===== design/flow/run.sh =====
#!/bin/bash
# the make line also repeats each setting of config.mk as NAME=value (left out here)
make -C /OpenROAD-flow-scripts/flow DESIGN_CONFIG=/design/flow/config.mk WORK_HOME=/design/flow/orfs CLKGATE_MAP_FILE= finish

===== design/flow/config.mk =====
export PLATFORM = sky130hd
export DESIGN_NAME = cpu_design
export DESIGN_NICKNAME = cpu_design
export VERILOG_FILES = /design/flow/design.v
export SDC_FILE = /design/flow/constraint.sdc
export NUM_CORES = 4
export LEC_CHECK = 0
export CAP_MARGIN = 20
export CELL_PAD_IN_SITES_GLOBAL_PLACEMENT = 0
export CORE_MARGIN = 2
export CORE_UTILIZATION = 62
export CTS_CLUSTER_DIAMETER = 155
export CTS_CLUSTER_SIZE = 95
export GPL_ROUTABILITY_DRIVEN = 0
export GPL_TIMING_DRIVEN = 1
export MAX_ROUTING_LAYER = met5
export PLACE_DENSITY = 0.42
export SLEW_MARGIN = 20
export TNS_END_PERCENT = 5

===== design/flow/constraint.sdc =====
create_clock -name core_clock -period 8.06 [get_ports {clock}]
set_input_delay 1.6120 -clock core_clock [delete_from_list [all_inputs] [get_ports {clock}]]
set_output_delay 1.6120 -clock core_clock [all_outputs]
set_load 0.01 [all_outputs]

===== design/flow/design.v =====
module cpu_design (reset, clock, write_read, M_address, M_data_in, M_data_out,overflow,status);
input reset,clock;
input[7:0] M_data_in;
output reg write_read,overflow;
output reg [7:0] M_data_out;
output reg[11:0] M_address;
reg[15:0] IR;
reg[7:0] MDR;
reg[11:0] MAR,PC;
reg [7:0]R0;
reg [7:0]R1;
reg [7:0]R2;
reg [7:0]R3;
reg [7:0]A;
reg [8:0]F;
output reg[2:0] status;
parameter idle=4'b0000, load=4'b0001, move=4'b0010, add=4'b0011, sub=4'b0100, AND=4'b0101;
parameter OR=4'b0110, XOR=4'b0111, shrp=4'b1000, shlp=4'b1001, swap=4'b1010, jmp=4'b1011;
parameter jz=4'b1100, read=4'b1101, write=4'b1110, stop=4'b1111; 
always@(*)  
begin
	if((reset==1)&&(status==3)&&(IR[15:12]==write)) 
		write_read=1'b1; 
	else
		write_read=1'b0; 
	M_address=MAR;
	M_data_out=MDR;
	overflow=F[8]^F[7];
 end
always @(negedge clock or negedge reset) 
begin
	if(reset==1'b0)
	begin
		MAR<=12'b000000000000;
		status<=3'b000; 
	end
	else  
		case (status)
			3'b000: begin
						status<=3'b001;
						MAR<=PC;
						case(IR[9:8])
							2'b00: A<=R0;
							2'b01: A<=R1;
							2'b10: A<=R2;
							2'b11: A<=R3;
						endcase
					end
			3'b001: begin
						if(IR[15:12]==stop)status<=1;
						else if (IR[15:12]==swap|| (IR[15:12]==jmp)|| IR[15:12]==jz || IR[15:12]==read || IR[15:12]==write) 
							status<=3'b010;
						else
							status<=3'b000;
					end
			3'b010:begin 
						if(IR[15:12]==swap)
							status <= 3'b000;
						else if ((IR[15:12]==jmp)||(IR[15:12]==read)||(IR[15:12]==write))
						begin
							MAR <= IR[11:0];
							status <= 3'b011;
						end
						else if((IR[15:12]==jz)&& (R0[7:0] == 8'b0000_0000)) 
						begin
							MAR <= IR[11:0];
							status <= 3'b011;
						end
						else
						begin
							MAR <= PC;
							status <= 3'b011;
						end
					end
			3'b011:begin
						if((IR[15:12]==write) || (IR[15:12]==read))
						begin
							MAR<=PC;
							status<=3'b100;
						end
						else
							status<=3'b000;
					 end
			3'b100:begin
						status<=3'b000;
					 end
			default:status<=3'b000;
		endcase
end
always@(posedge clock or negedge reset) 
begin
	if(reset==1'b0) 
	begin
		IR<=16'h0000;
		PC<=12'b000000000000;
		MDR<=8'b00000000;
		R0<=8'b00000000;
		R1<=8'b00000000;
		R2<=8'b00000000;
		F=9'b000000000;
		R3<=8'b00000000; 
	end
	else
	begin
		case (status)
			3'b000: begin
						IR[15:8]<=M_data_in;
						IR[7:0]<=8'b00000000; 
						PC<=PC+12'b000000000001; 
					end  
			3'b001: begin  
						case(IR[15:12]) 
							load: R0<={4'b0000,IR[11:8]}; 
							swap:begin
									case(IR[11:10])
										2'b00:begin
													case(IR[9:8])
														2'b00:R0<=R0;
														2'b01:R1<=R0;
														2'b10:R2<=R0;
														2'b11:R3<=R0;
													endcase
												end
										2'b01:begin
													case(IR[9:8])
														2'b00:R0<=R1;
														2'b01:R1<=R1;
														2'b10:R2<=R1;
														2'b11:R3<=R1;
													endcase
												end
										2'b10:begin
													case(IR[9:8])
														2'b00:R0<=R2;
														2'b01:R1<=R2;
														2'b10:R2<=R2;
														2'b11:R3<=R2;
													endcase
												end
										2'b11:begin
													case(IR[9:8])
														2'b00:R0<=R3;
														2'b01:R1<=R3;
														2'b10:R2<=R3;
														2'b11:R3<=R3;
													endcase
												end
									endcase
								  end
							shlp:begin 
									case(IR[11:10]) 
										2'b00:R0<=R0<<1;
										2'b01:R1<=R1<<1;
										2'b10:R2<=R2<<1;
										2'b11:R3<=R3<<1;
									endcase
								  end
							shrp:begin
									case(IR[11:10]) 
										2'b00:R0<=R0>>1;
										2'b01:R1<=R1>>1;
										2'b10:R2<=R2>>1;
										2'b11:R3<=R3>>1;
									endcase
								  end
							add:begin
									case(IR[11:10])
										2'b00:begin
													F=A+R0;
													R0<=F[7:0];
												end
										2'b01:begin
													F=A+R1;
													R1<=F[7:0];
												end
										2'b10:begin
													F=A+R2;
													R2<=F[7:0];
												end
										2'b11:begin
													F=A+R3;
													R3<=F[7:0];
												end
									endcase
								 end
							sub:begin
									case(IR[11:10])
										2'b00:begin
													F=R0-A;
													R0<=F[7:0];
												end
										2'b01:begin
													F=R1-A;
													R1<=F[7:0];
												end
										2'b10:begin
													F=R2-A;
													R2<=F[7:0];
												end
										2'b11:begin
													F=R3-A;
													R3<=F[7:0];
												end
									endcase
								 end
							move:begin
										case(IR[11:10])
											2'b00:R0<=A;
											2'b01:R1<=A;
											2'b10:R2<=A;
											2'b11:R3<=A;
										endcase
								  end
							AND:begin
									case(IR[11:10])
										2'b00:R0=R0 & A;
										2'b01:R1=R1 & A;
										2'b10:R2=R2 & A;
										2'b11:R3=R3 & A;
									endcase
								 end
							OR:begin
									case(IR[11:10])
										2'b00:R0=R0 | A;
										2'b01:R1=R1 | A;
										2'b10:R2=R2 | A;
										2'b11:R3=R3 | A;
									endcase
								end
							XOR:begin
									case(IR[11:10])
										2'b00:R0=R0 ^ A;
										2'b01:R1=R1 ^ A;
										2'b10:R2=R2 ^ A;
										2'b11:R3=R3 ^ A;
									endcase
								 end
							default:;
						endcase
					end 
			3'b010:begin
						case(IR[15:12])
							swap:begin
									case(IR[11:10])
										2'b00:R0<=A;
										2'b01:R1<=A;
										2'b10:R2<=A;
										2'b11:R3<=A;
									endcase
								  end
							read:begin
									IR[7:0]<=M_data_in;
									PC<=PC+12'b000000000001;
								  end
							write:begin
										IR[7:0]<=M_data_in;
										PC<=PC+12'b000000000001;
										MDR<=R0;
									end
							jmp:begin
									IR[7:0]<=M_data_in;
									PC<=PC+12'b000000000001;
								 end
							jz:begin
									IR[7:0]<=M_data_in;
									PC<=PC+12'b000000000001;
								end
						endcase
					 end
			3'b011:begin
						case(IR[15:12])
							jmp:begin
										PC<=IR[11:0];
									end
							jz:begin
									if(R0==8'b00000000)
										PC<=IR[11:0];
								end
							read:begin
									R0<=M_data_in;
								end
							default:;
						endcase
					 end
			3'b100:begin
					 end
			default:; 
		endcase
	end
end 
endmodule

==> results_slide.txt, run 1 <==
Physical Implementation Snapshot

Floorplan
  • # IOs: 35
  • Die area: 18640 um^2
  • Die X: 136.5 um
  • Height of the die: 136.5 um
  • Cell row count: 48
  • CORE AREA: 17240 um^2
  • Fp util: 63.17%

Setup path
  • CP delay by family, top: simple AND/OR/NAND/NOR gates
  • R2r endpoint: F[7]$_DFFE_PN0P_
  • R2R Path Start: A[3]$_DFFE_NP_
  • R2R cell count: 8
  • Max incr delay on CP: 570 ps
  • CP Max Fanout: 10
  • CP Capture Point: write_read
  • Buffers & Inverters on Critical Path: 1
  • Critical path endpoint category: output pin
  • Setup crit start kind: flip-flop
  • CP arrival: 6080 ps
  • Critical path depth: 4
  • CP Cell Sequence: nand2b_1, nor2_1, and3_1, clkdlybuf4s50_1
  • Worst setup startpoint: status[1]$_DFF_NN0_
  • R2R setup slack: 760 ps
  • Kind of critical path: flip-flop to output pin
  • Critical path's slowest cell: dfrtn_1
  • Critical Path RT: 6450 ps

Global routing
  • First-pass GRT wire length: 64600 um
  • Number of global-route vias before repair: 10780
  • Largest net degree at the start of global routing: 44
  • Initial antenna violation count: 1
  • GRT Residual Overflow: 0
  • GRT Total Usage: 45.99%

Place
  • Placed Cells: 1572
  • Post-DP HPWL: 29310 um
  • Pre-CTS setup slack: 767.0 ps
  • Port buffer count: 34

Layout
  • P&R area growth vs syn: 7.769%
  • Filler Cells Inserted: 1451
  • Core Util, Final: 68.07%
  • Final Non-Filler Cells: 1595
  • Final-stage net count: 1490

Clock network
  • Clk latency late pin: 420 ps
  • CTS buffer count: 9
  • Clock sinks: 93
  • Max clock buf depth: 2
  • Postcts setup bufs: 0
  • CTS tree: yes
  • CTS Root Cell: clkbuf_16
  • Clock Pin Slew Worst Setup and Hold Paths: 60 ps
  • # resized after CTS: 0
  • # hold bufs at CTS: 0
  • H-Tree Depth: 3

Yosys
  • Synth Seq Share: 21.74%
  • Synth Flop Type: dfrtp_1
  • Ys Warns: 1
  • Area leader share: 16.09%
  • Mux frac, synth: 8.803%
  • Comb area leader: AND-OR/OR-AND gates
  • Area fraction in compound gates: 29.35%
  • Yosys adder share: 13.77%
  • YS chip area: 10890 um^2
  • Top-count cell post-synth: a21oi_1
  • Cell area after synthesis: 10890 um^2
  • Most area-hungry cell type in the Yosys netlist: dfrtp_1
  • Floorplan Nets: 1500
  • Number of enable flip-flop cells: 8
  • Yosys cell types: 93
  • Ys cells: 1375
  • Synth area leaders: dfrtp_1 16%, ha_1 12%, a21oi_1 6.4%
  • Syn avg cell area: 7.919 um^2
  • Most common library cells after synthesis: 140 x a21oi_1, 135 x nand2_1, 107 x ha_1
  • Basic Gates by Area: 17.09%
  • #FFs+latches synth: 93
  • Gate Count Post-Synth: 1375
  • FFs w/ async S/R, synth: 91.40%
  • Post-Synth XOR/XNOR Area: 2.080%

Final timing
  • Relative slew slack: 22.84%
  • Max-slew violations: 0
  • Actual slew at the worst max-slew pin: 1157 ps
  • PnR worst setup slack: 364.5 ps
  • Setup TNS: 0 ps
  • Worst Clk Skew: 63.09 ps
  • Hold slack final: 424.6 ps
  • Endpoints failing hold: 0
  • RSZ-0062 raised after global routing: false
  • Setup violations, final: 0

Worst hold path
  • Worst Hold Path Cells: 2
  • Worst Min Path Start: MAR[8]$_DFFE_NN0P_
  • Hold Crit Endpoint: MAR[8]$_DFFE_NN0P_
  • Worst Hold Class: flip-flop to flip-flop

Run
  • Log Warnings: 109
  • Max-Cap Viols: 0

Route
  • Avg WL per Cell: 26.62 um
  • Routed Antenna Nets: 0
  • Via Count: 11820
  • DR WL met2: 17130 um
  • DRC violations left: 0
  • Initial DRC count: 1820
  • DRT met1 WL: 15700 um
  • Number of diodes: 0
  • Top Metal Used: met4
  • Vias per inst: 7.409
  • Drt first pass iters: 8
  • Routed WL: 42470 um
  • Metal3 WL: 6631 um

Outcome
  • Status: finished clean
-- metrics by stage --
step / area [um^2]
2_1_floorplan: 10890
3_3_place_gp: 11400
3_5_place_dp: 11400
4_1_cts: 11730
5_1_grt: 11730
6_report: 11730
-- metal layers --
layer	vias to the layer above	track usage, %
met1	5461	61.94
li1	5036	-
met3	274	14.93
met4	0	25.00
met5	-	0
met2	1046	64.94
-- layout make-up --
cell class                 instances  area, um^2  share of cell area [%]
sequential                        93        2370                   20.20
multi-input combinational       1097        7769                   66.21
clock inverter                    15       112.6                  0.9597
timing repair buffer              82       698.2                   5.950
clock buffer                       9       225.2                   1.919
inverter                          74       277.8                   2.367
tap                              225       281.5                   2.399
==> run 2, diff against run 1 <==
CAP_MARGIN = 25   (was 20)
CORE_ASPECT_RATIO = 0.5   (was default)
CORE_UTILIZATION = 63   (was 62)
MAX_ROUTING_LAYER = met4   (was met5)
PLACE_DENSITY = 0.82   (was 0.42)
==> results_slide.txt, run 2 <==
Physical Implementation Snapshot

Clock network
  • Clock sinks: 93 (unchanged)
  • CTS buffer count: 9 (unchanged)
  • # hold bufs at CTS: 0 (unchanged)
  • CTS Root Cell: clkbuf_16
  • H-Tree Depth: 3 (unchanged)
  • # resized after CTS: 0 (unchanged)
  • CTS tree: yes
  • Clk latency late pin: 430 ps (about the same)
  • Postcts setup bufs: 0 (unchanged)
  • Clock Pin Slew Worst Setup and Hold Paths: 50 ps (about the same)
  • Max clock buf depth: 2 (unchanged)

Final timing
  • Max-slew violations: 0 (unchanged)
  • Relative slew slack: 27.79% (+4.9 points)
  • Setup violations, final: 0 (unchanged)
  • Worst Clk Skew: 73.39 ps (+10.30 ps)
  • Actual slew at the worst max-slew pin: 1081 ps (-76.78 ps)
  • Setup TNS: 0 ps (unchanged)
  • Endpoints failing hold: 0 (unchanged)
  • RSZ-0062 raised after global routing: false

Yosys
  • YS chip area: 10890 um^2 (unchanged)
  • Yosys adder share: 13.77% (unchanged)
  • Area leader share: 16.09% (unchanged)
  • Synth Seq Share: 21.74% (unchanged)
  • Gate Count Post-Synth: 1375 (unchanged)
  • Top-count cell post-synth: a21oi_1
  • Synth Flop Type: dfrtp_1
  • Ys Warns: 1 (unchanged)
  • Most common library cells after synthesis: 140 x a21oi_1, 135 x nand2_1, 107 x ha_1
  • Cell area after synthesis: 10890 um^2 (unchanged)
  • Comb area leader: AND-OR/OR-AND gates
  • FFs w/ async S/R, synth: 91.40% (unchanged)
  • Syn avg cell area: 7.919 um^2 (unchanged)
  • Synth area leaders: dfrtp_1 16%, ha_1 12%, a21oi_1 6.4%
  • Area fraction in compound gates: 29.35% (unchanged)
  • Basic Gates by Area: 17.09% (unchanged)
  • Mux frac, synth: 8.803% (unchanged)
  • Ys cells: 1375 (unchanged)
  • Floorplan Nets: 1500 (unchanged)
  • Post-Synth XOR/XNOR Area: 2.080% (unchanged)
  • #FFs+latches synth: 93 (unchanged)
  • Yosys cell types: 93 (unchanged)
  • Most area-hungry cell type in the Yosys netlist: dfrtp_1
  • Number of enable flip-flop cells: 8 (unchanged)

Run
  • Log Warnings: 107 (-1.8%)
  • Max-Cap Viols: 0 (unchanged)

Route
  • Initial DRC count: 2310 (+27%)
  • Top Metal Used: met4
  • DR WL met2: 16610 um (-3.0%)
  • Avg WL per Cell: 25.77 um (-3.2%)
  • DRT met1 WL: 14240 um (-9.3%)
  • Routed WL: 41180 um (-3.0%)
  • DRC violations left: 0 (unchanged)
  • Drt first pass iters: 9 (+1)
  • Vias per inst: 7.506 (+1.3%)
  • Routed Antenna Nets: 0 (unchanged)
  • Metal3 WL: 7487 um (+13%)
  • Via Count: 11990 (+1.5%)

Place
  • Port buffer count: 34 (unchanged)
  • Post-DP HPWL: 27880 um (-4.9%)

Setup path
  • R2R cell count: 7 (-1)
  • R2R setup slack: 790 ps (+30 ps)
  • R2R Path Start: status[1]$_DFF_NN0_
  • R2r endpoint: R1[4]$_DFFE_PN0P_
  • CP Max Fanout: 10 (unchanged)
  • CP delay by family, top: simple AND/OR/NAND/NOR gates
  • Worst setup startpoint: status[1]$_DFF_NN0_
  • CP arrival: 6080 ps (about the same)
  • Critical path depth: 4 (unchanged)
  • Critical Path RT: 6450 ps (about the same)
  • Critical path's slowest cell: dfrtn_1
  • CP Cell Sequence: nand2b_1, nor2_1, and3_1, clkdlybuf4s50_1
  • CP Capture Point: write_read
  • Kind of critical path: flip-flop to output pin
  • Critical path endpoint category: output pin
  • Setup crit start kind: flip-flop
  • Buffers & Inverters on Critical Path: 1 (unchanged)
  • Max incr delay on CP: 550 ps (-20 ps)

Global routing
  • Largest net degree at the start of global routing: 59 (+34%)
  • Initial antenna violation count: 2 (+1)
  • GRT Total Usage: 45.34% (-0.66 points)
  • First-pass GRT wire length: 62720 um (-2.9%)
  • Number of global-route vias before repair: 11460 (+6.3%)
  • GRT Residual Overflow: 0 (unchanged)

Floorplan
  • CORE AREA: 16640 um^2 (-3.5%)
  • Cell row count: 33 (-31%)
  • Die X: 189.9 um (+39%)
  • Height of the die: 96.96 um (-29%)
  • Fp util: 65.43% (+2.3 points)
  • # IOs: 35 (unchanged)
  • Die area: 18410 um^2 (-1.2%)

Worst hold path
  • Hold Crit Endpoint: MAR[0]$_DFFE_NN0P_
  • Worst Hold Class: flip-flop to flip-flop
  • Worst Min Path Start: MAR[0]$_DFFE_NN0P_
  • Worst Hold Path Cells: 2 (unchanged)

Layout
  • Final-stage net count: 1489 (-0.067%)
  • P&R area growth vs syn: 7.803% (about the same)
  • Filler Cells Inserted: 1265 (-13%)

Outcome
  • Status: finished clean
==> run 2: layer usage <==
layer	up-vias	GRT usage, %
met5	-	-
met4	0	24.39
met3	347	20.07
met2	1166	64.46
met1	5448	53.73
li1	5033	-
==> run 2: final cells by class <==
type | count | area (um^2) | share of cell area, %
clock inverter | 12 | 61.31 | 0.5223
timing repair buffer | 81 | 694.4 | 5.916
multi-input combinational | 1097 | 7766 | 66.17
clock buffer | 12 | 279.0 | 2.377
tap | 227 | 284.0 | 2.420
antenna | 2 | 5.005 | 0.04264
inverter | 74 | 277.8 | 2.366
sequential | 93 | 2370 | 20.19
==> run 2: metrics by stage <==
stage	std cells	hold slack, ps	utilization [%]	setup WS, ps	area (um^2)
CTS	1595	441.2	70.44	394.2	11720
detailed placement	1572	441.3	68.42	778.0	11380
floorplan	1375	476.7	-	937.5	10890
global route	1598	471.8	70.54	245.5	11740
finish	1598	435.1	70.54	366.1	11740
global placement	1572	421.8	68.42	838.5	11380
==> run 3, diff against run 2 <==
ABC_AREA = 0   (was default)
CAP_MARGIN = 40   (was 25)
CELL_PAD_IN_SITES_DETAIL_PLACEMENT = 2   (was default)
CELL_PAD_IN_SITES_GLOBAL_PLACEMENT = 3   (was 0)
CORE_ASPECT_RATIO = default   (was 0.5)
CORE_MARGIN = 9   (was 2)
CORE_UTILIZATION = 21   (was 63)
CTS_CLUSTER_SIZE = 60   (was 95)
GPL_TIMING_DRIVEN = 0   (was 1)
HOLD_SLACK_MARGIN = 0.22   (was default)
MAX_ROUTING_LAYER = met5   (was met4)
MIN_ROUTING_LAYER = met2   (was default)
PLACE_DENSITY = default   (was 0.82)
PLACE_DENSITY_LB_ADDON = 0.17   (was default)
SETUP_SLACK_MARGIN = -0.08   (was default)
SLEW_MARGIN = 0   (was 20)
TNS_END_PERCENT = 90   (was 5)
clock period = 10.0 ns   (was 8.06 ns; I/O delays follow)
==> results_slide.txt, run 3 <==
Physical Implementation Snapshot

Route
  • Via Count: 16600 (+38%)
  • Routed Antenna Nets: 0 (unchanged)
  • Avg WL per Cell: 33.47 um (+30%)
  • Drt first pass iters: 13 (+4)
  • Initial DRC count: 3329 (+44%)
  • Routed WL: 71760 um (+74%)
  • DRC violations left: 0 (unchanged)
  • Vias per inst: 7.743 (+3.2%)

Setup path
  • Setup crit start kind: flip-flop
  • Worst setup startpoint: A[5]$_DFFE_NP_
  • CP arrival: 10010 ps (+3930 ps)
  • R2R Path Start: A[5]$_DFFE_NP_
  • CP Max Fanout: 10 (unchanged)
  • Critical path's slowest cell: edfxtp_1
  • Critical Path RT: 10280 ps (+3830 ps)
  • Max incr delay on CP: 710 ps (+160 ps)
  • CP delay by family, top: buffers and inverters
  • Buffers & Inverters on Critical Path: 3 (+2)
  • R2r endpoint: F[7]$_DFFE_PN0P_
  • Critical path depth: 10 (+6)
  • R2R setup slack: 270 ps (-520 ps)
  • CP Capture Point: F[7]$_DFFE_PN0P_
  • CP Cell Sequence: clkbuf_1, inv_1, ha_1, clkbuf_1, or4_1, o22ai_1, o22ai_1, xor2_1, a221oi_2, a211oi_1
  • Kind of critical path: flip-flop to flip-flop
  • Critical path endpoint category: flip-flop
  • R2R cell count: 10 (+3)

Clock network
  • Max clock buf depth: 2 (unchanged)
  • Clock sinks: 93 (unchanged)
  • # resized after CTS: 0 (unchanged)
  • H-Tree Depth: 3 (unchanged)
  • CTS tree: yes
  • # hold bufs at CTS: 0 (unchanged)
  • CTS buffer count: 9 (unchanged)
  • Postcts setup bufs: 0 (unchanged)
  • Clk latency late pin: 460 ps (+30 ps)
  • CTS Root Cell: clkbuf_16
  • Clock Pin Slew Worst Setup and Hold Paths: 80 ps (+30 ps)

Layout
  • Fin area: 12770 um^2 (+8.8%)
  • Final-stage net count: 1579 (+6.0%)
  • Filler Cells Inserted: 6003 (+370%)
  • P&R area growth vs syn: 17.33%

Worst hold path
  • Worst Hold Path Cells: 2 (unchanged)
  • Hold Crit Endpoint: MAR[4]$_DFFE_NN0P_
  • Worst Min Path Start: MAR[4]$_DFFE_NN0P_
  • Worst Hold Class: flip-flop to flip-flop

Global routing
  • GRT Total Usage: 35.55% (-9.8 points)
  • First-pass GRT wire length: 100000 um (+60%)
  • Largest net degree at the start of global routing: 55 (-6.8%)
  • Number of global-route vias before repair: 19120 (+67%)
  • GRT Residual Overflow: 0 (unchanged)
  • Initial antenna violation count: 0 (-2)

Yosys
  • Synth Flop Type: dfrtp_1
  • Post-Synth XOR/XNOR Area: 2.080% (unchanged)
  • Yosys cell types: 93 (unchanged)
  • FFs w/ async S/R, synth: 91.40% (unchanged)
  • Top-count cell post-synth: a21oi_1
  • Mux frac, synth: 8.803% (unchanged)
  • Synth Seq Share: 21.74% (unchanged)
  • Area leader share: 16.09% (unchanged)
  • Gate Count Post-Synth: 1375 (unchanged)
  • Ys Warns: 1 (unchanged)
  • Area fraction in compound gates: 29.35% (unchanged)
  • Floorplan Nets: 1500 (unchanged)
  • Number of enable flip-flop cells: 8 (unchanged)
  • #FFs+latches synth: 93 (unchanged)
  • Yosys adder share: 13.77% (unchanged)
  • Syn avg cell area: 7.919 um^2 (unchanged)
  • Synth area leaders: dfrtp_1 16%, ha_1 12%, a21oi_1 6.4%
  • Ys cells: 1375 (unchanged)
  • Most common library cells after synthesis: 140 x a21oi_1, 135 x nand2_1, 107 x ha_1
  • Basic Gates by Area: 17.09% (unchanged)
  • Comb area leader: AND-OR/OR-AND gates
  • Most area-hungry cell type in the Yosys netlist: dfrtp_1
  • Cell area after synthesis: 10890 um^2 (unchanged)
  • YS chip area: 10890 um^2 (unchanged)

Floorplan
  • CORE AREA: 51300 um^2 (+210%)
  • Die X: 245.7 um (+29%)
  • Cell row count: 83 (+150%)
  • # IOs: 35 (unchanged)
  • Die area: 60370 um^2 (+230%)
  • Fp util: 21.22% (-44 points)
  • Height of the die: 245.7 um (+150%)

Final timing
  • Actual slew at the worst max-slew pin: 1119 ps (+38.15 ps)
  • Worst Clk Skew: 63.86 ps (-9.527 ps)
  • Relative slew slack: 24.85% (-2.9 points)
  • Setup violations, final: 0 (unchanged)
  • PnR worst setup slack: 272.8 ps (-93.26 ps)
  • Max-slew violations: 0 (unchanged)
  • Endpoints failing hold: 0 (unchanged)
  • RSZ-0062 raised after global routing: false

Place
  • Port buffer count: 34 (unchanged)
  • Post-DP HPWL: 53130 um (+91%)
  • Area after DPL: 12380 um^2 (+8.8%)
  • Pre-CTS setup slack: 532.0 ps (-246.0 ps)

Run
  • Max-Cap Viols: 0 (unchanged)
  • Log Warnings: 107 (unchanged)

Outcome
  • Status: finished clean
-- run 3: stage by stage --
stage | util [%] | hold slack, ps | TNS [ps] | std cells
2_1_floorplan | - | 476.7 | 0 | 1375
3_3_place_gp | 23.55 | 423.3 | -50080 | 2089
3_5_place_dp | 24.14 | 433.3 | 0 | 2112
4_1_cts | 24.76 | 433.4 | 0 | 2135
5_1_grt | 24.88 | 464.7 | 0 | 2139
6_report | 24.90 | 426.3 | 0 | 2144
-- run 3: routing by layer --
metal | global-route usage, % | vias up | wire, um
met2 | 39.84 | 5462 | 33180
met1 | - | 5324 | 0
met3 | 48.41 | 599 | 31250
met4 | 9.540 | 36 | 6391
li1 | - | 5179 | -
met5 | 14.94 | - | 940
-- run 3: final cells by class --
cell class | instances | area [um^2] | share of cell area (%)
Multi-Input combinational cell | 1097 | 7754 | 60.70
Sequential cell | 93 | 2367 | 18.53
Tap cell | 680 | 850.8 | 6.660
Timing Repair Buffer | 61 | 688.2 | 5.387
Buffer | 110 | 499.2 | 3.908
Inverter | 74 | 277.8 | 2.174
Clock buffer | 11 | 254.0 | 1.988
Clock inverter | 13 | 71.32 | 0.5583
Antenna cell | 5 | 12.51 | 0.09794
==> run 4, diff against run 3 <==
ABC_AREA = default   (was 0)
CAP_MARGIN = 0   (was 40)
CELL_PAD_IN_SITES_DETAIL_PLACEMENT = default   (was 2)
CELL_PAD_IN_SITES_GLOBAL_PLACEMENT = default   (was 3)
CORE_MARGIN = 2   (was 9)
CORE_UTILIZATION = 70   (was 21)
CTS_CLUSTER_DIAMETER = 362   (was 155)
CTS_CLUSTER_SIZE = 47   (was 60)
GPL_ROUTABILITY_DRIVEN = default   (was 0)
GPL_TIMING_DRIVEN = default   (was 0)
HOLD_SLACK_MARGIN = default   (was 0.22)
MAX_ROUTING_LAYER = default   (was met5)
MIN_ROUTING_LAYER = default   (was met2)
PLACE_DENSITY_LB_ADDON = default   (was 0.17)
SETUP_SLACK_MARGIN = 0.79   (was -0.08)
SLEW_MARGIN = 20   (was 0)
TNS_END_PERCENT = 5   (was 90)
clock period = 2.78 ns   (was 10.0 ns; I/O delays follow)
==> results_slide.txt, run 4 <==
Physical Implementation Snapshot

Outcome
  • Status: did not finish
  • Stage reached: 5_1_grt
  • Stop err: [ERROR GRT-0116] Global routing finished with congestion. Check the congestion regions in the DRC Viewer.

Yosys
  • Comb area leader: AND-OR/OR-AND gates
  • Yosys adder share: 13.77% (unchanged)
  • Basic Gates by Area: 17.09% (unchanged)
  • Most common library cells after synthesis: 140 x a21oi_1, 135 x nand2_1, 107 x ha_1
  • Ys cells: 1375 (unchanged)
  • Area leader share: 16.09% (unchanged)
  • FFs w/ async S/R, synth: 91.40% (unchanged)
  • Synth Seq Share: 21.74% (unchanged)
  • Post-Synth XOR/XNOR Area: 2.080% (unchanged)
  • #FFs+latches synth: 93 (unchanged)
  • Syn avg cell area: 7.919 um^2 (unchanged)
  • Synth Flop Type: dfrtp_1
  • Cell area after synthesis: 10890 um^2 (unchanged)
  • Number of enable flip-flop cells: 8 (unchanged)
  • Most area-hungry cell type in the Yosys netlist: dfrtp_1
  • Yosys cell types: 93 (unchanged)
  • Gate Count Post-Synth: 1375 (unchanged)
  • Ys Warns: 1 (unchanged)
  • Top-count cell post-synth: a21oi_1
  • Mux frac, synth: 8.803% (unchanged)
  • YS chip area: 10890 um^2 (unchanged)
  • Floorplan Nets: 1500 (unchanged)
  • Synth area leaders: dfrtp_1 16%, ha_1 12%, a21oi_1 6.4%
  • Area fraction in compound gates: 29.35% (unchanged)

Floorplan
  • Cell row count: 45 (-46%)
  • Fp util: 71.62% (+50 points)
  • CORE AREA: 15200 um^2 (-70%)
  • Die X: 128.7 um (-48%)
  • Height of the die: 128.7 um (-48%)
  • Die area: 16570 um^2 (-73%)
  • # IOs: 35 (unchanged)

Place
  • Port buffer count: 34 (unchanged)
  • Placed Cells: 1809 (-14%)
  • Routability Congestion: 1.206
  • Post-DP HPWL: 36680 um (-31%)

Global routing
  • GRT Residual Overflow: 234
  • GRT Total Usage: 89.95%

Clock network
  • Max clock buf depth: 2 (unchanged)
  • CTS buffer count: 9 (unchanged)
  • CTS Root Cell: clkbuf_16
  • H-Tree Depth: 3 (unchanged)
  • Clock sinks: 93 (unchanged)
[run 4: stage by stage]
stage / utilization, % / setup slack (ps) / area [um^2] / hold slack [ps]
after detailed placement: 89.58 / -1363 / 13620 / 438.2
after CTS: 95.42 / -1259 / 14510 / 261.4
after floorplan: - / -1703 / 10890 / 260.4
after global placement: 89.58 / -1265 / 13620 / 421.5
[run 4: routing by layer]
| layer | overflow | track usage (%) |
|---|---|---|
| met1 | 17 | 89.53 |
| met2 | 115 | 100.9 |
| met3 | 13 | 80.50 |
| met4 | 86 | 89.71 |
| met5 | 3 | 59.41 |
[run 4: what timing repair did]
item                       CTS
hold buffers                 0
resized                    216
setup endpoints to repair  118
buffers inserted             7
pin swaps                   48
==> run 5, diff against run 4 <==
CAP_MARGIN = 20   (was 0)
CORE_UTILIZATION = 71   (was 70)
CTS_CLUSTER_DIAMETER = default   (was 362)
CTS_CLUSTER_SIZE = default   (was 47)
PLACE_DENSITY = 0.38   (was default)
SETUP_SLACK_MARGIN = 1.14   (was 0.79)
TNS_END_PERCENT = default   (was 5)
clock period = 6.01 ns   (was 2.78 ns; I/O delays follow)
==> results_slide.txt, run 5 <==
Physical Implementation Snapshot

Yosys
  • Cell area after synthesis: 10890 um^2 (unchanged)
  • Gate Count Post-Synth: 1375 (unchanged)
  • Floorplan Nets: 1500 (unchanged)
  • Syn avg cell area: 7.919 um^2 (unchanged)
  • Ys cells: 1375 (unchanged)
  • YS chip area: 10890 um^2 (unchanged)
  • Yosys adder share: 13.77% (unchanged)
  • #FFs+latches synth: 93 (unchanged)
  • Comb area leader: AND-OR/OR-AND gates
  • FFs w/ async S/R, synth: 91.40% (unchanged)
  • Synth area leaders: dfrtp_1 16%, ha_1 12%, a21oi_1 6.4%
  • Synth Flop Type: dfrtp_1
  • Top-count cell post-synth: a21oi_1
  • Area leader share: 16.09% (unchanged)
  • Mux frac, synth: 8.803% (unchanged)
  • Most area-hungry cell type in the Yosys netlist: dfrtp_1
  • Post-Synth XOR/XNOR Area: 2.080% (unchanged)
  • Ys Warns: 1 (unchanged)
  • Number of enable flip-flop cells: 8 (unchanged)
  • Area fraction in compound gates: 29.35% (unchanged)
  • Most common library cells after synthesis: 140 x a21oi_1, 135 x nand2_1, 107 x ha_1
  • Basic Gates by Area: 17.09% (unchanged)
  • Yosys cell types: 93 (unchanged)
  • Synth Seq Share: 21.74% (unchanged)

Clock network
  • Clock sinks: 93 (unchanged)
  • CTS buffer count: 9 (unchanged)
  • CTS Root Cell: clkbuf_16
  • H-Tree Depth: 3 (unchanged)
  • Max clock buf depth: 2 (unchanged)

Global routing
  • GRT Residual Overflow: 630
  • GRT Total Usage: 96.70%

Floorplan
  • Die area: 16340 um^2 (-1.4%)
  • Fp util: 72.16% (+0.53 points)
  • Cell row count: 45 (unchanged)
  • Die X: 127.8 um (-0.68%)
  • Height of the die: 127.8 um (-0.68%)
  • # IOs: 35 (unchanged)
  • CORE AREA: 15090 um^2 (-0.74%)

Place
  • Routability Congestion: 1.081 (-10%)
  • Port buffer count: 34 (unchanged)
  • Area after DPL: 11600 um^2 (-15%)
  • Post-DP HPWL: 31010 um (-15%)
  • Pre-CTS setup slack: 168.7 ps (+1532 ps)

Outcome
  • Status: did not finish
  • Stage reached: 5_1_grt
  • Stop err: [ERROR GRT-0232] Routing congestion too high. Check the congestion heatmap in the GUI.
## run 5: repair_timing
| item | 4_1_cts |
|---|---|
| gates resized | 226 |
| gates cloned | 4 |
| setup endpoints to repair | 92 |
| hold buffers | 0 |
| setup buffers | 63 |
| pin swaps | 54 |
| endpoints found under the hold margin | 0 |
## run 5: metal layers
metal | GRT usage (%) | overflow
met1 | 92.32 | 35
met2 | 109.1 | 349
met3 | 84.47 | 32
met4 | 107.0 | 202
met5 | 67.18 | 12
## run 5: metrics by stage
stage | setup TNS (ps) | cells | util, %
2_1_floorplan | -87.54 | 1375 | -
3_3_place_gp | 0 | 1561 | 76.91
3_5_place_dp | 0 | 1561 | 76.91
4_1_cts | 0 | 1651 | 87.33
==> run 6, diff against run 5 <==
CORE_UTILIZATION = 40   (was 71)
CTS_CLUSTER_DIAMETER = 163   (was default)
CTS_CLUSTER_SIZE = 100   (was default)
PLACE_DENSITY = default   (was 0.38)
SETUP_SLACK_MARGIN = -0.8   (was 1.14)
clock period = 8.0 ns   (was 6.01 ns; I/O delays follow)
==> results_slide.txt, run 6 <==
Physical Implementation Snapshot

Yosys
  • Synth area leaders: dfrtp_1 16%, ha_1 12%, a21oi_1 6.4%
  • Synth Seq Share: 21.74% (unchanged)
  • Gate Count Post-Synth: 1375 (unchanged)
  • Mux frac, synth: 8.803% (unchanged)
  • Synth Flop Type: dfrtp_1
  • Area leader share: 16.09% (unchanged)
  • Comb area leader: AND-OR/OR-AND gates
  • Ys Warns: 1 (unchanged)
  • Post-Synth XOR/XNOR Area: 2.080% (unchanged)
  • Number of enable flip-flop cells: 8 (unchanged)
  • Yosys cell types: 93 (unchanged)
  • #FFs+latches synth: 93 (unchanged)
  • Area fraction in compound gates: 29.35% (unchanged)
  • Most area-hungry cell type in the Yosys netlist: dfrtp_1
  • Yosys adder share: 13.77% (unchanged)
  • Ys cells: 1375 (unchanged)
  • Floorplan Nets: 1500 (unchanged)
  • FFs w/ async S/R, synth: 91.40% (unchanged)
  • Syn avg cell area: 7.919 um^2 (unchanged)
  • Cell area after synthesis: 10890 um^2 (unchanged)
  • Basic Gates by Area: 17.09% (unchanged)
  • Top-count cell post-synth: a21oi_1
  • YS chip area: 10890 um^2 (unchanged)
  • Most common library cells after synthesis: 140 x a21oi_1, 135 x nand2_1, 107 x ha_1

Clock network
  • Clock sinks: 93 (unchanged)
  • # resized after CTS: 0 (-100%)
  • Clk latency late pin: 430 ps
  • Max clock buf depth: 2 (unchanged)
  • H-Tree Depth: 3 (unchanged)
  • CTS Root Cell: clkbuf_16
  • Clock Pin Slew Worst Setup and Hold Paths: 60 ps
  • CTS buffer count: 9 (unchanged)
  • CTS tree: yes
  • # hold bufs at CTS: 0 (unchanged)
  • Postcts setup bufs: 0 (-100%)

Route
  • Vias per inst: 6.612
  • Avg WL per Cell: 25.65 um
  • Initial DRC count: 1396
  • Number of diodes: 0
  • Routed WL: 43860 um
  • DRC violations left: 0
  • Via Count: 11310
  • Drt first pass iters: 7
  • Routed Antenna Nets: 0

Setup path
  • Critical path depth: 4
  • Critical Path RT: 6400 ps
  • Setup crit start kind: flip-flop
  • CP Capture Point: write_read
  • Critical path's slowest cell: dfrtn_1
  • CP arrival: 6060 ps
  • R2R cell count: 8
  • Buffers & Inverters on Critical Path: 1
  • CP delay by family, top: simple AND/OR/NAND/NOR gates
  • CP Max Fanout: 10
  • Kind of critical path: flip-flop to output pin
  • CP Cell Sequence: nand2b_1, nor2_1, and3_1, clkdlybuf4s50_1
  • Max incr delay on CP: 570 ps
  • Worst setup startpoint: status[1]$_DFF_NN0_
  • R2R Path Start: A[3]$_DFFE_NP_
  • Critical path endpoint category: output pin
  • R2R setup slack: 710 ps
  • R2r endpoint: F[7]$_DFFE_PN0P_

Run
  • Max-Cap Viols: 0
  • Log Warnings: 107

Global routing
  • GRT Residual Overflow: 0
  • Largest net degree at the start of global routing: 60
  • First-pass GRT wire length: 66280 um
  • Initial antenna violation count: 0
  • Number of global-route vias before repair: 10810
  • GRT Total Usage: 30.36%

Place
  • Area after DPL: 11550 um^2 (-0.51%)
  • Pre-CTS setup slack: 737.5 ps (+568.8 ps)
  • Port buffer count: 34 (unchanged)
  • Routability Congestion: 0.9854 (-8.8%)
  • Post-DP HPWL: 30840 um (-0.54%)

Floorplan
  • Die area: 28560 um^2 (+75%)
  • Fp util: 40.51% (-32 points)
  • # IOs: 35 (unchanged)
  • CORE AREA: 26880 um^2 (+78%)
  • Height of the die: 169.0 um (+32%)
  • Cell row count: 60 (+33%)
  • Die X: 169.0 um (+32%)

Layout
  • Flop area: 2370 um^2
  • Comb gate area: 7777 um^2
  • P&R area growth vs syn: 9.010%
  • Final-stage net count: 1489
  • Filler Cells Inserted: 2713
  • Fin area: 11870 um^2
  • Core Util, Final: 44.16%

Final timing
  • Setup violations, final: 0
  • Setup TNS: 0 ps
  • Max-slew violations: 0
  • PnR worst setup slack: 343.5 ps
  • Relative slew slack: 22.20%
  • Endpoints failing hold: 0
  • Worst Clk Skew: 70.31 ps
  • RSZ-0062 raised after global routing: false
  • Actual slew at the worst max-slew pin: 1161 ps

Worst hold path
  • Worst Min Path Start: MAR[5]$_DFFE_NN0P_
  • Worst Hold Class: flip-flop to flip-flop
  • Hold Crit Endpoint: MAR[5]$_DFFE_NN0P_
  • Worst Hold Path Cells: 2

Outcome
  • Status: finished clean
==> run 6: per-stage QoR <==
| step | instances | hold WS (ps) |
|---|---|---|
| after floorplan | 1375 | 476.7 |
| after global placement | 1687 | 423.3 |
| after detailed placement | 1687 | 429.6 |
| after CTS | 1710 | 430.0 |
| after global routing | 1710 | 463.5 |
| final | 1710 | 424.1 |
==> run 6: final cells by class <==
class                   count  share of cell area [%]
clock buffers               9                   1.898
clock inverters            15                  0.8539
inverters                  74                   2.340
multi-input cells        1097                   65.53
flip-flops and latches     93                   19.97
well taps                 341                   3.595
repair buffers             81                   5.819
==> run 6: per-layer routing <==
| layer | up-vias | global-route usage [%] | part of all wire, % |
|---|---|---|---|
| li1 | 5039 | - | - |
| met1 | 5408 | 40.36 | 40 |
| met2 | 714 | 48.40 | 45 |
| met3 | 146 | 5.050 | 10 |
| met4 | 0 | 13.90 | 4.7 |
| met5 | - | 0 | 0 |
==> run 7, diff against run 6 <==
ABC_AREA = 1   (was default)
CELL_PAD_IN_SITES_DETAIL_PLACEMENT = 1   (was default)
CELL_PAD_IN_SITES_GLOBAL_PLACEMENT = 2   (was default)
CORE_MARGIN = 7   (was 2)
CORE_UTILIZATION = 39   (was 40)
CTS_CLUSTER_DIAMETER = default   (was 163)
CTS_CLUSTER_SIZE = 24   (was 100)
GPL_ROUTABILITY_DRIVEN = 0   (was default)
HOLD_SLACK_MARGIN = -0.09   (was default)
MAX_ROUTING_LAYER = met5   (was default)
SETUP_SLACK_MARGIN = default   (was -0.8)
clock period = 9.64 ns   (was 8.0 ns; I/O delays follow)
==> results_slide.txt, run 7 <==
Physical Implementation Snapshot

Clock network
  • CTS tree: yes
  • CTS buffer count: 9 (unchanged)
  • # resized after CTS: 0 (unchanged)
  • Postcts setup bufs: 0 (unchanged)
  • Max clock buf depth: 2 (unchanged)
  • Clock sinks: 93 (unchanged)
  • H-Tree Depth: 3 (unchanged)
  • Clk latency late pin: 430 ps (about the same)
  • # hold bufs at CTS: 0 (unchanged)
  • CTS Root Cell: clkbuf_16
  • Clock Pin Slew Worst Setup and Hold Paths: 60 ps (about the same)

Setup path
  • CP arrival: 6700 ps (+640 ps)
  • R2R setup slack: 1540 ps (+830 ps)
  • CP Capture Point: write_read
  • Kind of critical path: flip-flop to output pin
  • Max incr delay on CP: 560 ps (about the same)
  • R2R Path Start: A[4]$_DFFE_NP_
  • Critical Path RT: 7710 ps (+1310 ps)
  • Buffers & Inverters on Critical Path: 2 (+1)
  • CP Cell Sequence: inv_1, nor2_1, nand2_1, nor3_1, clkdlybuf4s50_1
  • R2r endpoint: F[7]$_DFFE_PN0P_
  • Critical path endpoint category: output pin
  • CP Max Fanout: 3 (-7)
  • Critical path's slowest cell: clkdlybuf4s50_1
  • CP delay by family, top: buffers and inverters
  • Critical path depth: 5 (+1)
  • Setup crit start kind: flip-flop
  • R2R cell count: 14 (+6)
  • Worst setup startpoint: status[0]$_DFF_NN0_

Final timing
  • Relative slew slack: 26.31% (+4.1 points)
  • Actual slew at the worst max-slew pin: 1103 ps (-58.11 ps)
  • Setup violations, final: 0 (unchanged)
  • Endpoints failing hold: 0 (unchanged)
  • Hold slack final: 450.7 ps (+26.57 ps)
  • Max-slew violations: 0 (unchanged)
  • RSZ-0062 raised after global routing: false
  • Setup TNS: 0 ps (unchanged)
  • Worst Clk Skew: 71.44 ps (+1.131 ps)

Yosys
  • Synth Flop Type: dfrtp_1
  • Top-count cell post-synth: nand2_1
  • Yosys adder share: 13.56% (-0.21 points)
  • Most area-hungry cell type in the Yosys netlist: nand2_1
  • Cell area after synthesis: 11060 um^2 (+1.6%)
  • Syn avg cell area: 6.143 um^2 (-22%)
  • Most common library cells after synthesis: 538 x nand2_1, 208 x nor2_1, 171 x inv_1
  • Basic Gates by Area: 37.29% (+20 points)
  • Ys Warns: 1 (unchanged)
  • Ys cells: 1800 (+31%)
  • Mux frac, synth: 0% (-8.8 points)
  • FFs w/ async S/R, synth: 91.40% (unchanged)
  • Synth Seq Share: 21.41% (-0.33 points)
  • Floorplan Nets: 1925 (+28%)
  • YS chip area: 11060 um^2 (+1.6%)
  • Synth area leaders: nand2_1 18%, dfrtp_1 16%, ha_1 12%
  • Area leader share: 18.26% (+2.2 points)
  • Number of enable flip-flop cells: 8 (unchanged)
  • #FFs+latches synth: 93 (unchanged)
  • Comb area leader: simple AND/OR/NAND/NOR gates
  • Post-Synth XOR/XNOR Area: 0.8712% (-1.2 points)
  • Gate Count Post-Synth: 1800 (+31%)
  • Area fraction in compound gates: 17.68% (-12 points)
  • Yosys cell types: 51 (-45%)

Layout
  • Core Util, Final: 43.27% (-0.89 points)
  • Final Non-Filler Cells: 2188 (+28%)
  • Filler Cells Inserted: 3829 (+41%)
  • Final-stage net count: 1930 (+30%)
  • Comb gate area: 7682 um^2 (-1.2%)
  • P&R area growth vs syn: 9.018% (about the same)
  • Flop area: 2367 um^2 (-0.11%)

Floorplan
  • Die area: 33260 um^2 (+16%)
  • # IOs: 35 (unchanged)
  • Cell row count: 61 (+1.7%)
  • Die X: 182.4 um (+7.9%)
  • CORE AREA: 27860 um^2 (+3.7%)
  • Fp util: 39.69% (-0.82 points)
  • Height of the die: 182.4 um (+7.9%)

Run
  • Max-Cap Viols: 0 (unchanged)
  • Log Warnings: 109 (+1.9%)

Place
  • Post-DP HPWL: 38580 um (+25%)
  • Port buffer count: 34 (unchanged)
  • Placed Cells: 2165 (+28%)

Worst hold path
  • Worst Min Path Start: MAR[2]$_DFFE_NN0P_
  • Hold Crit Endpoint: MAR[2]$_DFFE_NN0P_
  • Worst Hold Class: flip-flop to flip-flop
  • Worst Hold Path Cells: 2 (unchanged)

Global routing
  • Initial antenna violation count: 1 (+1)
  • First-pass GRT wire length: 77890 um (+18%)
  • Number of global-route vias before repair: 12700 (+17%)
  • GRT Residual Overflow: 0 (unchanged)
  • GRT Total Usage: 30.37% (about the same)
  • Largest net degree at the start of global routing: 48 (-20%)

Route
  • Number of diodes: 0 (unchanged)
  • Avg WL per Cell: 23.47 um (-8.5%)
  • Via Count: 12770 (+13%)
  • Routed WL: 51360 um (+17%)
  • Routed Antenna Nets: 0 (unchanged)
  • Vias per inst: 5.838 (-12%)
  • Drt first pass iters: 5 (-2)
  • Initial DRC count: 1004 (-28%)
  • DRC violations left: 0 (unchanged)

Outcome
  • Status: finished clean
==> run 7: final cells by class <==
type | instances | area share (%)
multi-input combinational | 1450 | 63.73
tap | 378 | 3.923
timing repair buffer | 56 | 4.172
sequential | 93 | 19.64
clock inverter | 15 | 0.8511
inverter | 187 | 5.823
clock buffer | 9 | 1.868
==> run 7: per-layer routing <==
metal	part of all wire, %	track usage [%]
met3	7.4	6.085
met1	45	41.09
met5	0	0
met4	3.6	10.68
met2	44	47.81
==> run 7: metrics by stage <==
stage	setup slack (ps)	cell area, um^2
detailed placement	1358	11730
CTS	975.1	12050
floorplan	1363	11060
finish	1016	12060
global placement	1431	11730
global route	839.2	12060
==> run 8, diff against run 7 <==
ABC_AREA = default   (was 1)
CELL_PAD_IN_SITES_DETAIL_PLACEMENT = default   (was 1)
CELL_PAD_IN_SITES_GLOBAL_PLACEMENT = default   (was 2)
CORE_MARGIN = 2   (was 7)
CORE_UTILIZATION = 72   (was 39)
CTS_CLUSTER_DIAMETER = 376   (was default)
CTS_CLUSTER_SIZE = 100   (was 24)
GPL_ROUTABILITY_DRIVEN = default   (was 0)
HOLD_SLACK_MARGIN = default   (was -0.09)
MAX_ROUTING_LAYER = default   (was met5)
TNS_END_PERCENT = 45   (was default)
clock period = 4.67 ns   (was 9.64 ns; I/O delays follow)
==> results_slide.txt, run 8 <==
Physical Implementation Snapshot

Clock network
  • H-Tree Depth: 3 (unchanged)
  • CTS Root Cell: clkbuf_16
  • CTS buffer count: 9 (unchanged)
  • Max clock buf depth: 2 (unchanged)
  • Clock sinks: 93 (unchanged)
  • # hold bufs at CTS: 0 (unchanged)

Global routing
  • GRT Residual Overflow: 211
  • GRT Total Usage: 91.29%

Outcome
  • Stop err: [ERROR GRT-0232] Routing congestion too high. Check the congestion heatmap in the GUI.
  • Stage reached: 5_1_grt
  • Status: did not finish

Floorplan
  • CORE AREA: 14640 um^2 (-47%)
  • Cell row count: 44 (-28%)
  • # IOs: 35 (unchanged)
  • Fp util: 74.35% (+35 points)
  • Height of the die: 127.0 um (-30%)
  • Die X: 127.0 um (-30%)
  • Die area: 16120 um^2 (-52%)

Yosys
  • Ys cells: 1375 (-24%)
  • Top-count cell post-synth: a21oi_1
  • Gate Count Post-Synth: 1375 (-24%)
  • Post-Synth XOR/XNOR Area: 2.080% (+1.2 points)
  • Comb area leader: AND-OR/OR-AND gates
  • Basic Gates by Area: 17.09% (-20 points)
  • #FFs+latches synth: 93 (unchanged)
  • FFs w/ async S/R, synth: 91.40% (unchanged)
  • Area leader share: 16.09% (-2.2 points)
  • Ys Warns: 1 (unchanged)
  • Cell area after synthesis: 10890 um^2 (-1.5%)
  • Floorplan Nets: 1500 (-22%)
  • YS chip area: 10890 um^2 (-1.5%)
  • Yosys adder share: 13.77% (+0.21 points)
  • Mux frac, synth: 8.803% (+8.8 points)
  • Syn avg cell area: 7.919 um^2 (+29%)
  • Area fraction in compound gates: 29.35% (+12 points)
  • Yosys cell types: 93 (+82%)
  • Most common library cells after synthesis: 140 x a21oi_1, 135 x nand2_1, 107 x ha_1
  • Synth Flop Type: dfrtp_1
  • Synth area leaders: dfrtp_1 16%, ha_1 12%, a21oi_1 6.4%
  • Most area-hungry cell type in the Yosys netlist: dfrtp_1
  • Synth Seq Share: 21.74% (+0.33 points)
  • Number of enable flip-flop cells: 8 (unchanged)

Place
  • Routability Congestion: 1.134
  • Post-DP HPWL: 32170 um (-17%)
  • Port buffer count: 34 (unchanged)
run 8: routing by layer:
metal / track usage (%) / overflow
met1: 92.22 / 9
met2: 100.1 / 103
met3: 82.58 / 15
met4: 92.50 / 82
met5: 53.25 / 2
run 8: repair_timing:
item / CTS
buffers inserted: 17
setup endpoints to repair: 27
pin swaps: 31
hold endpoints to repair: 0
gates resized: 89
run 8: through the flow:
stage / instance area, um^2 / TNS (ps) / std cells / util (%) / setup slack [ps]
after floorplan: 10890 / -5739 / 1375 / - / -757.5
after global placement: 12470 / -2959 / 1674 / 85.13 / -348.6
after detailed placement: 12470 / -4157 / 1674 / 85.13 / -463.7
after CTS: 13230 / -2814 / 1713 / 90.36 / -291.9
==> run 9, diff against run 8 <==
CELL_PAD_IN_SITES_DETAIL_PLACEMENT = 1   (was default)
CELL_PAD_IN_SITES_GLOBAL_PLACEMENT = 1   (was default)
CORE_MARGIN = 7   (was 2)
CORE_UTILIZATION = 39   (was 72)
CTS_CLUSTER_DIAMETER = default   (was 376)
CTS_CLUSTER_SIZE = 24   (was 100)
GPL_ROUTABILITY_DRIVEN = 0   (was default)
HOLD_SLACK_MARGIN = -0.09   (was default)
MAX_ROUTING_LAYER = met5   (was default)
SLEW_MARGIN = 35   (was 20)
TNS_END_PERCENT = default   (was 45)
clock period = 9.64 ns   (was 4.67 ns; I/O delays follow)
==> results_slide.txt, run 9 <==
Physical Implementation Snapshot

Outcome
  • Status: finished clean

Route
  • Drt first pass iters: 5
  • Initial DRC count: 919
  • Routed WL: 49820 um
  • DRC violations left: 0
  • Routed Antenna Nets: 0
  • Avg WL per Cell: 28.53 um
  • Via Count: 11340
  • Vias per inst: 6.493

Setup path
  • CP delay by family, top: simple AND/OR/NAND/NOR gates
  • R2R Path Start: A[1]$_DFFE_NP_
  • CP Capture Point: write_read
  • Setup crit start kind: flip-flop
  • Kind of critical path: flip-flop to output pin
  • CP arrival: 6880 ps
  • R2R setup slack: 1450 ps
  • R2r endpoint: F[7]$_DFFE_PN0P_
  • Critical path endpoint category: output pin
  • CP Max Fanout: 10
  • Buffers & Inverters on Critical Path: 1
  • Critical path's slowest cell: clkdlybuf4s50_1
  • Critical Path RT: 7710 ps
  • Critical path depth: 4
  • Worst setup startpoint: status[1]$_DFF_NN0_
  • R2R cell count: 9
  • Max incr delay on CP: 570 ps
  • CP Cell Sequence: nand2b_1, nor2_1, and3_1, clkdlybuf4s50_1

Layout
  • Core Util, Final: 43.12%
  • Comb gate area: 7800 um^2
  • Flop area: 2370 um^2
  • Final-stage net count: 1487
  • Filler Cells Inserted: 3410
  • P&R area growth vs syn: 9.412%

Yosys
  • Floorplan Nets: 1500 (unchanged)
  • Ys Warns: 1 (unchanged)
  • Most area-hungry cell type in the Yosys netlist: dfrtp_1
  • Basic Gates by Area: 17.09% (unchanged)
  • Yosys cell types: 93 (unchanged)
  • #FFs+latches synth: 93 (unchanged)
  • Syn avg cell area: 7.919 um^2 (unchanged)
  • Yosys adder share: 13.77% (unchanged)
  • Comb area leader: AND-OR/OR-AND gates
  • Mux frac, synth: 8.803% (unchanged)
  • Most common library cells after synthesis: 140 x a21oi_1, 135 x nand2_1, 107 x ha_1
  • Ys cells: 1375 (unchanged)
  • Top-count cell post-synth: a21oi_1
  • Cell area after synthesis: 10890 um^2 (unchanged)
  • Number of enable flip-flop cells: 8 (unchanged)
  • YS chip area: 10890 um^2 (unchanged)
  • Post-Synth XOR/XNOR Area: 2.080% (unchanged)
  • FFs w/ async S/R, synth: 91.40% (unchanged)
  • Gate Count Post-Synth: 1375 (unchanged)
  • Area leader share: 16.09% (unchanged)
  • Synth Flop Type: dfrtp_1
  • Area fraction in compound gates: 29.35% (unchanged)
  • Synth Seq Share: 21.74% (unchanged)
  • Synth area leaders: dfrtp_1 16%, ha_1 12%, a21oi_1 6.4%

Worst hold path
  • Hold Crit Endpoint: MAR[0]$_DFFE_NN0P_
  • Worst Min Path Start: MAR[0]$_DFFE_NN0P_
  • Worst Hold Path Cells: 2
  • Worst Hold Class: flip-flop to flip-flop

Clock network
  • CTS Root Cell: clkbuf_16
  • H-Tree Depth: 3 (unchanged)
  • Clock Pin Slew Worst Setup and Hold Paths: 50 ps
  • # hold bufs at CTS: 0 (unchanged)
  • Clk latency late pin: 430 ps
  • CTS buffer count: 9 (unchanged)
  • Max clock buf depth: 2 (unchanged)
  • # resized after CTS: 0 (-100%)
  • Postcts setup bufs: 0 (-17)
  • Clock sinks: 93 (unchanged)
  • CTS tree: yes

Final timing
  • RSZ-0062 raised after global routing: false
  • Endpoints failing hold: 0
  • Actual slew at the worst max-slew pin: 1021 ps
  • Max-slew violations: 0
  • Worst Clk Skew: 65.15 ps
  • Relative slew slack: 31.57%
  • Setup violations, final: 0
  • Setup TNS: 0 ps

Global routing
  • Initial antenna violation count: 0
  • Number of global-route vias before repair: 11540
  • GRT Residual Overflow: 0
  • GRT Total Usage: 29.80%
  • First-pass GRT wire length: 74690 um
  • Largest net degree at the start of global routing: 43

Floorplan
  • Height of the die: 181.1 um (+43%)
  • Die X: 181.1 um (+43%)
  • Die area: 32790 um^2 (+100%)
  • Cell row count: 61 (+39%)
  • # IOs: 35 (unchanged)
  • CORE AREA: 27630 um^2 (+89%)
  • Fp util: 39.41% (-35 points)

Place
  • Port buffer count: 34 (unchanged)
  • Post-DP HPWL: 35810 um (+11%)

Run
  • Max-Cap Viols: 0
  • Log Warnings: 107
[run 9: area by class of cell]
| cell class | instances | area share (%) |
|---|---|---|
| antenna | 1 | 0.02101 |
| clock buffer | 11 | 2.038 |
| timing repair buffer | 79 | 5.672 |
| multi-input combinational | 1097 | 65.48 |
| inverter | 74 | 2.332 |
| clock inverter | 13 | 0.5987 |
| sequential | 93 | 19.89 |
| tap | 378 | 3.970 |
[run 9: per-layer routing]
metal  track usage [%]  vias up  share of wire [%]
li1                  -     5025                  -
met1             38.53     5700                 42
met2             49.72      502                 48
met3             4.097      109                7.3
met4             12.12        0                3.3
met5                 0        -                  0
[run 9: per-stage QoR]
| step | worst slack (ps) | cell area, um^2 | hold slack (ps) | cells |
|---|---|---|---|---|
| after global routing | 710.4 | 11910 | 448.8 | 1745 |
| after CTS | 813.1 | 11890 | 429.2 | 1745 |
| after floorplan | 1727 | 10890 | 476.7 | 1375 |
| final | 829.6 | 11910 | 424.4 | 1746 |
| after detailed placement | 1200 | 11580 | 429.2 | 1722 |
| after global placement | 1239 | 11570 | 425.7 | 1722 |
==> run 10, diff against run 9 <==
CELL_PAD_IN_SITES_DETAIL_PLACEMENT = default   (was 1)
CELL_PAD_IN_SITES_GLOBAL_PLACEMENT = default   (was 1)
CORE_MARGIN = 2   (was 7)
CORE_UTILIZATION = 66   (was 39)
CTS_CLUSTER_SIZE = default   (was 24)
GPL_ROUTABILITY_DRIVEN = default   (was 0)
HOLD_SLACK_MARGIN = default   (was -0.09)
MAX_ROUTING_LAYER = default   (was met5)
SETUP_SLACK_MARGIN = -0.35   (was default)
SLEW_MARGIN = 20   (was 35)
clock period = 4.61 ns   (was 9.64 ns; I/O delays follow)
==> results_slide.txt, run 10 <==
Physical Implementation Snapshot

Yosys
  • Number of enable flip-flop cells: 8 (unchanged)
  • Basic Gates by Area: 17.09% (unchanged)
  • Synth area leaders: dfrtp_1 16%, ha_1 12%, a21oi_1 6.4%
  • Synth Seq Share: 21.74% (unchanged)
  • Cell area after synthesis: 10890 um^2 (unchanged)
  • Comb area leader: AND-OR/OR-AND gates
  • Area fraction in compound gates: 29.35% (unchanged)
  • YS chip area: 10890 um^2 (unchanged)
  • Post-Synth XOR/XNOR Area: 2.080% (unchanged)
  • Most area-hungry cell type in the Yosys netlist: dfrtp_1
  • Mux frac, synth: 8.803% (unchanged)
  • Synth Flop Type: dfrtp_1
  • Most common library cells after synthesis: 140 x a21oi_1, 135 x nand2_1, 107 x ha_1
  • Top-count cell post-synth: a21oi_1
  • #FFs+latches synth: 93 (unchanged)
  • Syn avg cell area: 7.919 um^2 (unchanged)
  • Floorplan Nets: 1500 (unchanged)
  • Ys cells: 1375 (unchanged)
  • Area leader share: 16.09% (unchanged)
  • Ys Warns: 1 (unchanged)
  • Gate Count Post-Synth: 1375 (unchanged)
  • FFs w/ async S/R, synth: 91.40% (unchanged)
  • Yosys adder share: 13.77% (unchanged)
  • Yosys cell types: 93 (unchanged)

Floorplan
  • Cell row count: 46 (-25%)
  • CORE AREA: 16000 um^2 (-42%)
  • # IOs: 35 (unchanged)
  • Die X: 132.4 um (-27%)
  • Height of the die: 132.4 um (-27%)
  • Fp util: 68.05% (+29 points)
  • Die area: 17540 um^2 (-47%)

Clock network
  • Clock sinks: 93 (unchanged)
  • H-Tree Depth: 3 (unchanged)
  • Max clock buf depth: 2 (unchanged)
  • Clk latency late pin: 440 ps (about the same)
  • # hold bufs at CTS: 0 (unchanged)
  • CTS Root Cell: clkbuf_16
  • Clock Pin Slew Worst Setup and Hold Paths: 90 ps (+40 ps)
  • CTS buffer count: 9 (unchanged)
  • CTS tree: yes

Setup path
  • R2r endpoint: F[7]$_DFFE_PN0P_
  • CP Cell Sequence: buf_4, ha_2, o21ba_2, or4_4, a31oi_4, mux2i_2, xor2_1, a2111oi_2, a211oi_2
  • Buffers & Inverters on Critical Path: 1 (unchanged)
  • Setup crit start kind: flip-flop
  • Max incr delay on CP: 470 ps (-100 ps)
  • R2R cell count: 9 (unchanged)
  • Critical path's slowest cell: or4_4
  • Critical path endpoint category: flip-flop
  • R2R Path Start: A[0]$_DFFE_NP_
  • CP Max Fanout: 3 (-7)
  • R2R setup slack: -430 ps (-1880 ps)
  • CP Capture Point: F[7]$_DFFE_PN0P_
  • Kind of critical path: flip-flop to flip-flop
  • CP arrival: 5280 ps (-1600 ps)
  • Worst setup startpoint: A[0]$_DFFE_NP_
  • Critical path depth: 9 (+5)
  • CP delay by family, top: AND-OR/OR-AND gates
  • Critical Path RT: 4850 ps (-2860 ps)

Layout
  • Flop area: 2370 um^2 (unchanged)
  • Comb gate area: 8028 um^2 (+2.9%)
  • Core Util, Final: 82.23% (+39 points)
  • Fin area: 13160 um^2 (+10%)
  • P&R area growth vs syn: 20.85%
  • Final Non-Filler Cells: 1737 (-0.52%)
  • Final-stage net count: 1641 (+10%)
  • Filler Cells Inserted: 1091 (-68%)

Route
  • Drt first pass iters: 12 (+7)
  • Routed WL: 46160 um (-7.3%)
  • Via Count: 12810 (+13%)
  • Initial DRC count: 2260 (+150%)
  • Vias per inst: 7.373 (+14%)
  • DRC violations left: 0 (unchanged)
  • Avg WL per Cell: 26.57 um (-6.9%)
  • Routed Antenna Nets: 0 (unchanged)
  • Number of diodes: 0 (-1)

Worst hold path
  • Worst Hold Class: flip-flop to flip-flop
  • Worst Min Path Start: MAR[0]$_DFFE_NN0P_
  • Hold Crit Endpoint: MAR[0]$_DFFE_NN0P_
  • Worst Hold Path Cells: 2 (unchanged)

Place
  • Post-DP HPWL: 32760 um (-8.5%)
  • Area after DPL: 12520 um^2 (+8.2%)
  • Routability Congestion: 1.070
  • Placed Cells: 1710 (-0.70%)
  • Port buffer count: 34 (unchanged)

Final timing
  • Max-slew violations: 0 (unchanged)
  • Actual slew at the worst max-slew pin: 1157 ps (+135.4 ps)
  • Relative slew slack: 22.46% (-9.1 points)
  • RSZ-0062 raised after global routing: true
  • Setup violations, final: 31 (+31)
  • Endpoints failing hold: 0 (unchanged)
  • PnR worst setup slack: -434.5 ps (-1264 ps)
  • Worst Clk Skew: 79.16 ps (+14.01 ps)

Global routing
  • First-pass GRT wire length: 69300 um (-7.2%)
  • Initial antenna violation count: 1 (+1)
  • GRT Total Usage: 51.03% (+21 points)
  • Number of global-route vias before repair: 12140 (+5.3%)
  • Largest net degree at the start of global routing: 54 (+26%)
  • GRT Residual Overflow: 0 (unchanged)

Run
  • Max-Cap Viols: 0 (unchanged)
  • Log Warnings: 112 (+4.7%)

Outcome
  • Layout violations: setup timing
  • Status: complete, but fails checks
[run 10: layout make-up]
type / instances / share of cell area [%]
inverters: 74 / 2.111
well taps: 216 / 2.054
clock buffers: 9 / 1.712
flip-flops and latches: 93 / 18.01
multi-input cells: 1097 / 61.01
clock inverters: 15 / 0.9034
repair buffers: 233 / 14.20
[run 10: what timing repair did]
item                                    in CTS  in global routing
setup buffers                                6                  0
pin swaps                                    5                  4
endpoints found under the setup margin       6                 16
resized                                     19                 41
[run 10: layer usage]
metal  track usage, %  part of all wire, %  up-vias
met1            66.97                   36     5867
met4            27.42                  7.1        0
li1                 -                    -     5353
met3            17.47                   17      345
met2            73.89                   40     1242
met5            1.389                    0        -
[run 10: through the flow]
step / hold slack [ps] / setup TNS, ps / setup WS, ps
after detailed placement: 434.1 / -4580 / -546.1
after global placement: 421.1 / -3881 / -413.0
after CTS: 434.1 / -5260 / -375.7
after floorplan: 476.7 / -6431 / -787.5
final: 437.0 / -6019 / -434.5
after global routing: 467.0 / -8862 / -486.7
